==> inputs of trial 28 <==
// Viterbi
module Viterbi(Dx, Rx, oen, rxrdy, clock, seqrdy,reset
    );
clock: 2.48 ns
lec_check: 0
abc_area: 1
cap_margin: 20
core_aspect_ratio: 0.5
core_margin: 2
core_utilization: 72
cts_cluster_diameter: 395
cts_cluster_size: 95
place_density: 0.39
setup_slack_margin: 0.53
slew_margin: 20
tns_end_percent: 5
run.sh (not shown) runs the stock make flow with config.mk's settings and CLKGATE_MAP_FILE=.
==> trial 21: changes against trial 28 <==
==> flow/config.mk (replaced) <==
export PLATFORM = sky130hd
export DESIGN_NAME = Viterbi
export DESIGN_NICKNAME = Viterbi
export VERILOG_FILES = /design/flow/design.v
export SDC_FILE = /design/flow/constraint.sdc
export NUM_CORES = 4
export LEC_CHECK = 0
export CAP_MARGIN = 20
export CORE_MARGIN = 2
export CORE_UTILIZATION = 72
export CTS_CLUSTER_DIAMETER = 282
export CTS_CLUSTER_SIZE = 98
export PLACE_DENSITY = 0.42
export SLEW_MARGIN = 20
==> flow/constraint.sdc (replaced) <==
create_clock -name core_clock -period 3.51 [get_ports {clock}]
set_input_delay 0.7020 -clock core_clock [delete_from_list [all_inputs] [get_ports {clock}]]
set_output_delay 0.7020 -clock core_clock [all_outputs]
set_load 0.01 [all_outputs]
==> build 81: changes against trial 28 <==
==> flow/config.mk (replaced) <==
export PLATFORM = sky130hd
export DESIGN_NAME = Viterbi
export DESIGN_NICKNAME = Viterbi
export VERILOG_FILES = /design/flow/design.v
export SDC_FILE = /design/flow/constraint.sdc
export NUM_CORES = 4
export LEC_CHECK = 0
export CAP_MARGIN = 20
export CORE_MARGIN = 2
export CORE_UTILIZATION = 66
export SLEW_MARGIN = 20
==> flow/constraint.sdc (replaced) <==
create_clock -name core_clock -period 9.05 [get_ports {clock}]
set_input_delay 1.8100 -clock core_clock [delete_from_list [all_inputs] [get_ports {clock}]]
set_output_delay 1.8100 -clock core_clock [all_outputs]
set_load 0.01 [all_outputs]
==> results <==
| metric | build 81 | trial 28 | trial 21 |
|---|---|---|---|
| Outcome | timing/DRC/antenna clean | did not finish | did not finish |
| Stage where the flow stopped | - | global routing | global routing |
| Mapped Cells | 1642 | 2022 | 1642 |
| Arithmetic-cell share of the synthesized area counting full adders, half adders and majority gates | 0.122 | 0.123 | 0.122 |
| Number of cell instances after yosys synthesis | 1642 | 2022 | 1642 |
| Unique masters post-synth | 75 | 52 | 75 |
| Core region area | 24500 µm² | 21700 µm² | 22600 µm² |
| Num CTS Buffers | 27 | 6 | 6 |
| Portion of synthesized cell area occupied by the leading cell type | 0.327 | 0.339 | 0.327 |
| Mean instance size in the synthesized netlist | 10.1 µm² | 7.90 µm² | 10.1 µm² |
| Top cell type by instance count after synthesis | sky130_fd_sc_hd__dfrtp_1 | sky130_fd_sc_hd__nand2_1 | sky130_fd_sc_hd__dfrtp_1 |
| Overall chip area | 26300 µm² | 23500 µm² | 24200 µm² |
| Total placed instance area | 16900 µm² | 18600 µm² | 19700 µm² |
| Sequential fraction of the synthesis area | 0.373 | 0.386 | 0.373 |
| Fp_density | 0.675 | 0.735 | 0.732 |
| Fraction of synthesized area in multiplexers | 0.167 | 0.0113 | 0.167 |

========
==> delta <==
Viterbi again, from the RTL that the note above started with.
Settings: LEC_CHECK=0, ABC_AREA=1, CAP_MARGIN=5, CORE_ASPECT_RATIO=0.99, CORE_MARGIN=2, CORE_UTILIZATION=72, CTS_CLUSTER_DIAMETER=348, CTS_CLUSTER_SIZE=57, MAX_ROUTING_LAYER=met4, PLACE_DENSITY_LB_ADDON=0.01, SETUP_SLACK_MARGIN=1.91, SLEW_MARGIN=40; clock period 7.45 ns.
==> zinc: changes against delta <==
==> flow/config.mk (replaced) <==
export PLATFORM = sky130hd
export DESIGN_NAME = Viterbi
export DESIGN_NICKNAME = Viterbi
export VERILOG_FILES = /design/flow/design.v
export SDC_FILE = /design/flow/constraint.sdc
export NUM_CORES = 4
export LEC_CHECK = 0
export ABC_AREA = 1
export CAP_MARGIN = 20
export CORE_MARGIN = 2
export CORE_UTILIZATION = 68
export CTS_CLUSTER_DIAMETER = 255
export PLACE_DENSITY_LB_ADDON = 0.06
export SLEW_MARGIN = 20
==> flow/constraint.sdc (replaced) <==
create_clock -name core_clock -period 8.0 [get_ports {clock}]
set_input_delay 1.6000 -clock core_clock [delete_from_list [all_inputs] [get_ports {clock}]]
set_output_delay 1.6000 -clock core_clock [all_outputs]
set_load 0.01 [all_outputs]
==> raven: changes against delta <==
==> flow/config.mk (replaced) <==
export PLATFORM = sky130hd
export DESIGN_NAME = Viterbi
export DESIGN_NICKNAME = Viterbi
export VERILOG_FILES = /design/flow/design.v
export SDC_FILE = /design/flow/constraint.sdc
export NUM_CORES = 4
export LEC_CHECK = 0
export CAP_MARGIN = 20
export CORE_MARGIN = 2
export CORE_UTILIZATION = 52
export SLEW_MARGIN = 20
==> flow/constraint.sdc (replaced) <==
create_clock -name core_clock -period 3.79 [get_ports {clock}]
set_input_delay 0.7580 -clock core_clock [delete_from_list [all_inputs] [get_ports {clock}]]
set_output_delay 0.7580 -clock core_clock [all_outputs]
set_load 0.01 [all_outputs]
==> comparison <==
- delta did not get past global routing (5_1_grt) (ODB-0269). raven completed, yet does not pass: negative setup slack. zinc produced a clean layout.
- Area after synthesis is the same in zinc and delta.
- Of zinc and raven, zinc has the higher first-iteration DRC count (gap 39%, measured against raven).
- In zinc the cell area is smaller than in raven, by about 22%.
- Sequential share of layout area: zinc is higher than raven (7.8 points).
- Against raven, the utilization of zinc is higher by 3.5 points.
- Of zinc and raven, raven has the higher routed wire length (gap 12%, measured against raven).
- Between zinc and raven, the lower via count is in zinc (gap 2.2%, measured against raven).
==> figures <==
                                                                         raven                     delta        zinc
Fraction of cell area in non-clock buffers                               14.6%                         -       1.52%
Minimum period implied by the final worst setup slack                  7.74 ns                         -     7.42 ns
Adder-cell area share of the yosys netlist                               12.2%                     12.3%       12.3%
Biggest fanout along the worst timing path                                   6                         -           9
Maximum achievable frequency                                         0.129 GHz                         -   0.135 GHz
Critical Path AT                                                       8.14 ns                         -     7.79 ns
Synthesized area per cell                                             10.1 um2                  7.90 um2    7.90 um2
Startpoint Class                                                     flip-flop                         -   flip-flop
Number of buffers added by the clock tree synthesis step                    29                         8          27
Seq share, synth                                                         37.3%                     38.6%       38.6%
Area of the core                                                    31,400 um2                21,900 um2  23,300 um2
Initial DRC count                                                          771                         -       1,071
Run status                                                     failed layout checks       did not finish  timing/DRC/antenna clean
Failing step                                                                 -  global routing (5_1_grt)           -
Reasons for failing layout checks                         negative setup slack                         -           -
Comb/total area                                                          49.1%                         -       48.2%
Total via count in the routed design                                    13,800                         -      13,500
Core Density at Floorplan                                                52.6%                     72.9%       68.6%
Register-to-Register Path Depth                                             34                         -          40

========
==> trial 49: inputs <==
Viterbi again, from the RTL that the note above started with.
Settings: LEC_CHECK=0, ABC_AREA=1, CAP_MARGIN=20, CELL_PAD_IN_SITES_GLOBAL_PLACEMENT=1, CORE_MARGIN=2, CORE_UTILIZATION=68, CTS_CLUSTER_SIZE=25, GPL_ROUTABILITY_DRIVEN=0, MAX_ROUTING_LAYER=met5, PLACE_DENSITY_LB_ADDON=0.07, SETUP_SLACK_MARGIN=0.55, SLEW_MARGIN=25; clock period 8.85 ns.
==> build 4 (differences from trial 49) <==
Settings changed: ABC_AREA 1 to unset, CELL_PAD_IN_SITES_GLOBAL_PLACEMENT 1 to unset, CORE_UTILIZATION 68 to 72, CTS_CLUSTER_DIAMETER set to 382, CTS_CLUSTER_SIZE 25 to 10, GPL_ROUTABILITY_DRIVEN 0 to unset, MAX_ROUTING_LAYER met5 to unset, PLACE_DENSITY_LB_ADDON 0.07 to unset, SETUP_SLACK_MARGIN 0.55 to 2.58, SLEW_MARGIN 25 to 20, TNS_END_PERCENT set to 5.
==> flow/constraint.sdc (replaced) <==
create_clock -name core_clock -period 8.67 [get_ports {clock}]
set_input_delay 1.7340 -clock core_clock [delete_from_list [all_inputs] [get_ports {clock}]]
set_output_delay 1.7340 -clock core_clock [all_outputs]
set_load 0.01 [all_outputs]
==> out/qor.yml <==
outcome:
  status: "stopped before the end"
  stop_stage: "3_1_place_gp_skip_io"
  toolErrorMsg: "[ERROR FLW-0024] Place density exceeds 1.0 (current PLACE_DENSITY_LB_ADDON =  0.07). Please check if the value of  PLACE_DENSITY_LB_ADDON is between 0 and 0.99."
synthesis:
  common_cells: "509 x nand2_1, 297 x inv_1, 222 x o21ai_0"
  synthesis.nets: 2169
  yosysUniqueCellTypes: 52
  postSynthCellCount: 2022
  ys_sh_xor_pct: 1.46
  netlist_area_sq_mm: 0.0160
  ys_cells: 2022
  synthDominantCellAreaShare_pct: 33.9
  area_leaders: "dfrtp_1 34%, nand2_1 12%, ha_1 9.2%"
  logic_family: "simple AND/OR/NAND/NOR gates"
  postSynthSeqShare_pct: 38.6
  simple_gate_area_share_pct: 21.7
  synthAdderAreaFrac_pct: 12.3
floorplan:
  dieHeight_um: 157
  core_area_sq_mm: 0.0233
  rows: 56
  die_w_um: 157
That was trial 49.
==> out/qor.yml <==
synthesis:
  logic_family: "multiplexers"
  simple_gate_area_share_pct: 11.3
  netlist_area_sq_mm: 0.0165
  common_cells: "216 x dfrtp_1, 175 x nor2_1, 135 x mux2_2"
  area_leaders: "dfrtp_1 33%, mux2_2 9.2%, ha_1 8.9%"
  postSynthSeqShare_pct: 37.3
  ys_cells: 1642
  synthDominantCellAreaShare_pct: 32.7
  postSynthCellCount: 1642
  synthAdderAreaFrac_pct: 12.2
  yosysUniqueCellTypes: 75
floorplan:
  dieHeight_um: 155
  die_w_um: 155
  rows: 55
  core_area_sq_mm: 0.0226
outcome:
  status: "complete, no violations"
That was build 4.

========
==> try-raven: inputs <==
Viterbi again, from the RTL that the note above started with.
Settings: LEC_CHECK=0, ABC_AREA=1, CAP_MARGIN=30, CORE_MARGIN=2, CORE_UTILIZATION=68, CTS_CLUSTER_SIZE=25, MAX_ROUTING_LAYER=met5, SETUP_SLACK_MARGIN=0.21, SLEW_MARGIN=10; clock period 8.85 ns.
==> try-sierra (differences from try-raven) <==
==> flow/config.mk (replaced) <==
export PLATFORM = sky130hd
export DESIGN_NAME = Viterbi
export DESIGN_NICKNAME = Viterbi
export VERILOG_FILES = /design/flow/design.v
export SDC_FILE = /design/flow/constraint.sdc
export NUM_CORES = 4
export LEC_CHECK = 0
export ABC_AREA = 1
export CAP_MARGIN = 20
export CORE_MARGIN = 2
export CORE_UTILIZATION = 72
export CTS_CLUSTER_DIAMETER = 370
export CTS_CLUSTER_SIZE = 83
export PLACE_DENSITY_LB_ADDON = 0.16
export SLEW_MARGIN = 20
==> flow/constraint.sdc (replaced) <==
create_clock -name core_clock -period 6.29 [get_ports {clock}]
set_input_delay 1.2580 -clock core_clock [delete_from_list [all_inputs] [get_ports {clock}]]
set_output_delay 1.2580 -clock core_clock [all_outputs]
set_load 0.01 [all_outputs]
==> summary.txt <==
The flow completed. Endpoints failing hold in the final report were tallied at 0. Count of multi-input combinational gates landed at 1406. In the CTS report, the clock slew at the register clock pins of the worst setup and hold paths is listed as around 0.07 ns. Ratio of final minimum period to clock period landed at between 80% and 90%. For the completed layout, the total cell area is recorded as about 0.017 mm². The run finished with no timing, DRC or antenna violations.

Per the post-run analysis, buffers plus inverters along the critical path come to 7. In this run the critical register-to-register path is launched from U2.DUT2.sumb[3]$_DFFE_PP0P_. The number of global-route vias before repair was approximately 13000.
(the above is from try-raven)
==> summary.txt <==
Implementation results. Height of the chip landed at 153 µm. Cell area after technology mapping landed at 0.0160 mm². The tool reported: "[ERROR GRT-0232] Routing congestion too high. Check the congestion heatmap in the GUI". After floorplanning, the core was sized to cover between 0.02 and 0.025 mm². Number of clock sinks landed at about 250. Global-route track usage on met3 landed at between 70% and 80%. In this run the number of H-tree levels came out at 1. No sink is reached through more buffers than the 3 on the longest clock path. Area fraction in full adders, half adders and majority gates landed at 12.3%. It got as far as global routing (5_1_grt) and failed there.

The flow did not finish.
(the above is from try-sierra)

========
==> inputs of garnet <==
Starting RTL as in the previous note.
// Viterbi
module Viterbi(Dx, Rx, oen, rxrdy, clock, seqrdy,reset
    );
output Dx;
output oen;
output rxrdy;
input [1:0] Rx;
input seqrdy;
input reset;
input clock;
wire[3:0] A0_out;
wire[3:0] A1_out;
wire[3:0] A2_out;
wire[3:0] A3_out;
wire[3:0] A4_out;
wire[3:0] A5_out;
wire[3:0] A6_out;
wire[3:0] A7_out;
 wire [3:0] acs0_pm_out;
 wire [3:0] acs1_pm_out;
 wire [3:0] acs2_pm_out;
 wire [3:0] acs3_pm_out;
 wire [3:0] acs4_pm_out;
 wire [3:0] acs5_pm_out;   
 wire [3:0] acs6_pm_out;   
 wire [3:0] acs7_pm_out;
wire acs0_label;
wire acs1_label;
wire acs2_label;
wire acs3_label;
wire acs4_label;
wire acs5_label;
wire acs6_label;
wire acs7_label;
wire len;
wire aen;
wire [3:0] min_metric;
assign rxrdy = len;
wire [1:0] HD1;	wire [1:0] HD9;
wire [1:0] HD2;	wire [1:0] HD10;
wire [1:0] HD3;   wire [1:0] HD11;
wire [1:0] HD4;	wire [1:0] HD12;
wire [1:0] HD5;	wire [1:0] HD13;
wire [1:0] HD6;	wire [1:0] HD14;
wire [1:0] HD7;	wire [1:0] HD15;
wire [1:0] HD8;	wire [1:0] HD16;
BMU U1(.HD1(HD1), .HD2(HD2), .HD3(HD3), .HD4(HD4), .HD5(HD5), .HD6(HD6), .HD7(HD7), .HD8(HD8), .HD9(HD9), .HD10(HD10), .HD11(HD11), .HD12(HD12), .HD13(HD13), .HD14(HD14), .HD15(HD15), .HD16(HD16), .Rx(Rx), .len(len & seqrdy), .clock(clock), .reset(reset)
);
ACSU U2(.acs0_pm_out(acs0_pm_out), .acs1_pm_out(acs1_pm_out), 
              .acs2_pm_out(acs2_pm_out), .acs3_pm_out(acs3_pm_out), 
              .acs4_pm_out(acs4_pm_out), .acs5_pm_out(acs5_pm_out), 
              .acs6_pm_out(acs6_pm_out), .acs7_pm_out(acs7_pm_out),
              .acs0_label(acs0_label),   .acs1_label(acs1_label), 
              .acs2_label(acs2_label),   .acs3_label(acs3_label), 
              .acs4_label(acs4_label),   .acs5_label(acs5_label), 
              .acs6_label(acs6_label),   .acs7_label(acs7_label),
              .acs0_pm_ina(A0_out),  .acs0_pm_inb(A4_out), .HD0_ina(HD1), .HD0_inb(HD9),
              .acs1_pm_ina(A0_out),  .acs1_pm_inb(A4_out), .HD1_ina(HD2), .HD1_inb(HD10),
              .acs2_pm_ina(A1_out),  .acs2_pm_inb(A5_out), .HD2_ina(HD3), .HD2_inb(HD11),
              .acs3_pm_ina(A1_out),  .acs3_pm_inb(A5_out), .HD3_ina(HD4), .HD3_inb(HD12),
              .acs4_pm_ina(A2_out),  .acs4_pm_inb(A6_out), .HD4_ina(HD5), .HD4_inb(HD13),
  ...
clock: 7.8 ns
lec_check: 0
abc_area: 1
cap_margin: 20
core_aspect_ratio: 0.99
core_margin: 3
core_utilization: 72
cts_cluster_diameter: 72
cts_cluster_size: 15
max_routing_layer: met4
place_density_lb_addon: 0.2
slew_margin: 10
==> tundra (differences from garnet) <==
==> flow/config.mk (replaced) <==
export PLATFORM = sky130hd
export DESIGN_NAME = Viterbi
export DESIGN_NICKNAME = Viterbi
export VERILOG_FILES = /design/flow/design.v
export SDC_FILE = /design/flow/constraint.sdc
export NUM_CORES = 4
export LEC_CHECK = 0
export ABC_AREA = 1
export CAP_MARGIN = 20
export CORE_MARGIN = 2
export CORE_UTILIZATION = 70
export CTS_CLUSTER_SIZE = 75
export PLACE_DENSITY_LB_ADDON = 0.27
export SLEW_MARGIN = 20
export TNS_END_PERCENT = 5
==> flow/constraint.sdc (replaced) <==
create_clock -name core_clock -period 6.25 [get_ports {clock}]
set_input_delay 1.2500 -clock core_clock [delete_from_list [all_inputs] [get_ports {clock}]]
set_output_delay 1.2500 -clock core_clock [all_outputs]
set_load 0.01 [all_outputs]
==> yarrow (differences from garnet) <==
==> flow/config.mk (replaced) <==
export PLATFORM = sky130hd
export DESIGN_NAME = Viterbi
export DESIGN_NICKNAME = Viterbi
export VERILOG_FILES = /design/flow/design.v
export SDC_FILE = /design/flow/constraint.sdc
export NUM_CORES = 4
export LEC_CHECK = 0
export CAP_MARGIN = 20
export CORE_MARGIN = 2
export CORE_UTILIZATION = 46
export SLEW_MARGIN = 20
export TNS_END_PERCENT = 5
==> flow/constraint.sdc (replaced) <==
create_clock -name core_clock -period 4.42 [get_ports {clock}]
set_input_delay 0.8840 -clock core_clock [delete_from_list [all_inputs] [get_ports {clock}]]
set_output_delay 0.8840 -clock core_clock [all_outputs]
set_load 0.01 [all_outputs]
==> ember (differences from garnet) <==
==> flow/config.mk (replaced) <==
export PLATFORM = sky130hd
export DESIGN_NAME = Viterbi
export DESIGN_NICKNAME = Viterbi
export VERILOG_FILES = /design/flow/design.v
export SDC_FILE = /design/flow/constraint.sdc
export NUM_CORES = 4
export LEC_CHECK = 0
export ABC_AREA = 1
export CAP_MARGIN = 20
export CORE_ASPECT_RATIO = 0.5
export CORE_MARGIN = 2
export CORE_UTILIZATION = 72
export CTS_CLUSTER_DIAMETER = 375
export CTS_CLUSTER_SIZE = 95
export PLACE_DENSITY = 0.39
export SETUP_SLACK_MARGIN = 0.53
export SLEW_MARGIN = 20
==> flow/constraint.sdc (replaced) <==
create_clock -name core_clock -period 2.48 [get_ports {clock}]
set_input_delay 0.4960 -clock core_clock [delete_from_list [all_inputs] [get_ports {clock}]]
set_output_delay 0.4960 -clock core_clock [all_outputs]
set_load 0.01 [all_outputs]
==> results <==
ember ended with an error in clock tree synthesis (4_1_cts), error DPL-0033. garnet finished clean. tundra failed in global routing (5_1_grt) (GRT-0232). yarrow finished but failed the layout checks on setup timing. Of garnet and yarrow, garnet has the higher register-to-register slack (gap 3.9 ns). Synthesized area is the same in ember and tundra. Between garnet and yarrow, the lower first-iteration DRC count is in yarrow (gap 31%, measured against yarrow). The lowest die size belongs to ember, the highest to yarrow. Between yarrow and garnet, the lower non-clock buffer count is in garnet (gap 352). Of yarrow and garnet, yarrow has the higher via count (gap about 0.37%, measured against garnet). In garnet the critical path depth is higher than in yarrow, by 2.
==> figures <==
| item | yarrow | tundra | garnet | ember |
|---|---|---|---|---|
| Die Wd | 193 µm | 155 µm | 156 µm | 215 µm |
| Placed cell count | 2,370 | 2,463 | 2,265 | 2,559 |
| Multi-input gate share of total cell area | 0.492 | - | 0.498 | - |
| Floorplan core density | 0.466 | 0.709 | 0.743 | 0.735 |
| Number of buffers outside the clock class in the layout | 383 | - | 31 | - |
| Post-DP HPWL | 33.4 mm | 30.9 mm | 29.0 mm | 35.4 mm |
| Post-route core utilization | 0.622 | - | 0.794 | - |
| Status | finished with violations | stopped before the end | timing/DRC/antenna clean | stopped before the end |
| Stage where the flow stopped | - | global routing (5_1_grt) | - | clock tree synthesis (4_1_cts) |
| Reasons for failing layout checks | setup timing | - | - | - |
| Number of standard-cell rows in the floorplan | 69 | 55 | 53 | 38 |
| Number of setup violations in the final report | 67 | - | 0 | - |
| Metal-1 WL | 20.3 mm | - | 16.3 mm | - |
| Layout Cells excl Fill | 2,461 | - | 2,307 | - |
| Multi-Input Combinational | 1,194 | - | 1,407 | - |
| Area leader share | 0.327 | 0.339 | 0.339 | 0.339 |
